Setup of the previous run:
## spi_host
module spi_host #
	(
		parameter C_S_AXIS_TDATA_WIDTH = 32,
		parameter integer C_S_AXI_DATA_WIDTH	= 32,
		parameter integer C_S_AXI_ADDR_WIDTH	= 8,
		parameter integer SPI_CS_WIDTH	= 16
	) (
	input spi_clk_i,
	output spi_clk_o,
	output spi_clk_t,
	input spi_mosi_i,
	output spi_mosi_o,
	output spi_mosi_t,
	input spi_miso_i,
	output spi_miso_o,
	output spi_miso_t,
	input [SPI_CS_WIDTH - 1:0]spi_cs_i,
	output [SPI_CS_WIDTH - 1:0]spi_cs_o,
	output [SPI_CS_WIDTH - 1:0]spi_cs_t,
	input  s_axi_aclk,
	input  s_axi_aresetn,
	input [C_S_AXI_ADDR_WIDTH-1 : 0] s_axi_awaddr,
	input  s_axi_awvalid,
	output  s_axi_awready,
	input [C_S_AXI_DATA_WIDTH-1 : 0] s_axi_wdata,
	input  s_axi_wvalid,
	output  s_axi_wready,
	output [1 : 0] s_axi_bresp,
	output  s_axi_bvalid,
	input  s_axi_bready,
	input [C_S_AXI_ADDR_WIDTH-1 : 0] s_axi_araddr,
	input  s_axi_arvalid,
	output  s_axi_arready,
	output [C_S_AXI_DATA_WIDTH-1 : 0] s_axi_rdata,
	output [1 : 0] s_axi_rresp,
	output  s_axi_rvalid,
	input  s_axi_rready,
	output  s_axis_tready,
	input [C_S_AXIS_TDATA_WIDTH-1 : 0] s_axis_tdata,
	input  s_axis_tlast,
	input  s_axis_tvalid,
	input  m_axis_tready,
	output [C_S_AXIS_TDATA_WIDTH-1 : 0] m_axis_tdata,
	output  m_axis_tlast,
	output  m_axis_tvalid
);
make LEC_CHECK=0 CAP_MARGIN=20 CORE_MARGIN=2 CORE_UTILIZATION=72 CTS_CLUSTER_DIAMETER=362 CTS_CLUSTER_SIZE=25 PLACE_DENSITY_LB_ADDON=0.28 SETUP_SLACK_MARGIN=0.6 SLEW_MARGIN=20 TNS_END_PERCENT=50 finish   # period 4.27 ns
run.sh (not shown) runs the stock make flow with config.mk's settings and CLKGATE_MAP_FILE=.
#### Input delta (the current run over the previous run)
Settings: PLACE_DENSITY_LB_ADDON no longer set, was 0.28; CTS_CLUSTER_DIAMETER no longer set, was 362; CORE_UTILIZATION now 40, was 72; PLACE_DENSITY now 0.6, previously not set; CTS_CLUSTER_SIZE no longer set, was 25; TNS_END_PERCENT no longer set, was 50; SETUP_SLACK_MARGIN no longer set, was 0.6; the clock period (ns, I/O delays scaled along) now 10.0, was 4.27.
==> comparison <==
- The current run completed; timing, DRC and antenna clean
- The previous run → the current run: share of total power in the clock network up 12 points; via count of the first global-routing pass went down; number of iterations in the first detailed-routing pass -5; share of the cycle needed by the critical path after routing shrank by 22 points.
- The current run vs the previous run — post-cts repair resize count dropped 106.
- Area: the current run vs the previous run -> the current run larger
- Compared to the previous run, the current run has sequential cell area share 1.1 points lower.
- Sort the current run and the previous run by wire length of the first global-routing pass asc -> top: the current run
- Growth of design area from synthesis to finish, the current run and the previous run: larger value in the current run
- Looking at sum of routed wire length over all layers across both flows, the current run is the stronger of the two, with the previous run trailing.

spi_host again, from the RTL that the note above started with.
export LEC_CHECK = 0
export CAP_MARGIN = 20
export CELL_PAD_IN_SITES_GLOBAL_PLACEMENT = 3
export CORE_MARGIN = 5
export CORE_UTILIZATION = 56
export MAX_ROUTING_LAYER = met4
export PLACE_DENSITY_LB_ADDON = 0.29
export SETUP_SLACK_MARGIN = 0.81
export SLEW_MARGIN = 15
create_clock -name core_clock -period 6.4 [get_ports {s_axi_aclk}]
The baseline failed in global placement without I/O (3_1_place_gp_skip_io).
Edit:
- CELL_PAD_IN_SITES_GLOBAL_PLACEMENT: 3 -> default
- CORE_MARGIN: 5 -> 2
- CORE_UTILIZATION: 56 -> 72
- CTS_CLUSTER_DIAMETER: default -> 91
- CTS_CLUSTER_SIZE: default -> 24
- MAX_ROUTING_LAYER: met4 -> default
- PLACE_DENSITY: default -> 0.6
- PLACE_DENSITY_LB_ADDON: 0.29 -> default
- SETUP_SLACK_MARGIN: 0.81 -> default
- SLEW_MARGIN: 15 -> 20
- clock period: 6.4 -> 4.27 ns (I/O delays scaled with it)
=>
- With this change the flow completed with no timing, DRC or antenna violations
- synthesized area stays the same
- synthesized cell count does not change
- die area falls by 27%
Edit:
- CTS_CLUSTER_DIAMETER: 91 -> default
- PLACE_DENSITY: 0.6 -> 0.79
- clock period: 4.27 -> 4.28 ns (I/O delays scaled with it)
Outcome: The new run completed and failed the layout checks on negative setup slack; design area grows by about 4%; die area does not change; count of clock-buffer cells in the layout grows by 19.
Edit:
- CORE_UTILIZATION: 72 -> 40
- CTS_CLUSTER_SIZE: 24 -> default
- PLACE_DENSITY: 0.79 -> 0.6
- clock period: 4.28 -> 7.69 ns (I/O delays scaled with it)
With this change the flow passed the timing, DRC and antenna checks.
Non-clock buffer count shrinks by 28.
Wire length came out lower by 23%.
Via count came out lower by 17%.
Worst hold slack gains 220 ps.
Utilization fell by 40 points.

== delta ==
Starting RTL as in the previous note.
clock: 7.33 ns
lec_check: 0
abc_area: 1
cap_margin: 20
cell_pad_in_sites_global_placement: 1
core_margin: 2
core_utilization: 23
place_density_lb_addon: 0.3
slew_margin: 20
tns_end_percent: 30
delta finished every stage and its layout cleared the timing, DRC and antenna checks.
Changes in ember relative to delta:
- clearing TNS_END_PERCENT, which used to be 30
- swapping 23 for 66 in CORE_UTILIZATION
- putting PLACE_DENSITY at 0.6 where nothing was set
- clearing CELL_PAD_IN_SITES_GLOBAL_PLACEMENT, which used to be 1
- clearing ABC_AREA, which used to be 1
- clearing PLACE_DENSITY_LB_ADDON, which used to be 0.3
- swapping 7.33 for 5.87 in the clock period (ns, I/O delays scaled along)
Results
- ember went all the way through the flow, and no timing, DRC or antenna check failed.
- Compared ember vs delta, and worst voltage drop across the vdd grid is up in ember.
- Average instance area after synthesis in ember is 36% above delta.
- [compare] base=delta new=ember: total power now larger; total number of cells along the worst setup path now smaller.
- A critical path capture point of s_axi_rdata[1] is what delta shows, while s_axi_rdata[2] belongs to ember.
[inputs] cedar vs ember
- CORE_UTILIZATION changed from 66 to 72
- CTS_CLUSTER_DIAMETER newly set to 40
- HOLD_SLACK_MARGIN newly set to -0.1
- CTS_CLUSTER_SIZE newly set to 38
- the clock period (ns, I/O delays scaled along) changed from 5.87 to 9.04
### Flow results
- ember has higher post-placement cell area than cedar.
- ember → cedar: non-filler instance count after layout has decreased, wire length has increased, sequential cell count of the final layout has remained practically unchanged.
- cedar vs. ember: design area went up by 0.57%.
- Relative to ember, the fill cell instance count of the final layout measured on cedar has decreased by more than a quarter.
Power figures rest on the tool's default switching activity, not on a simulated workload.
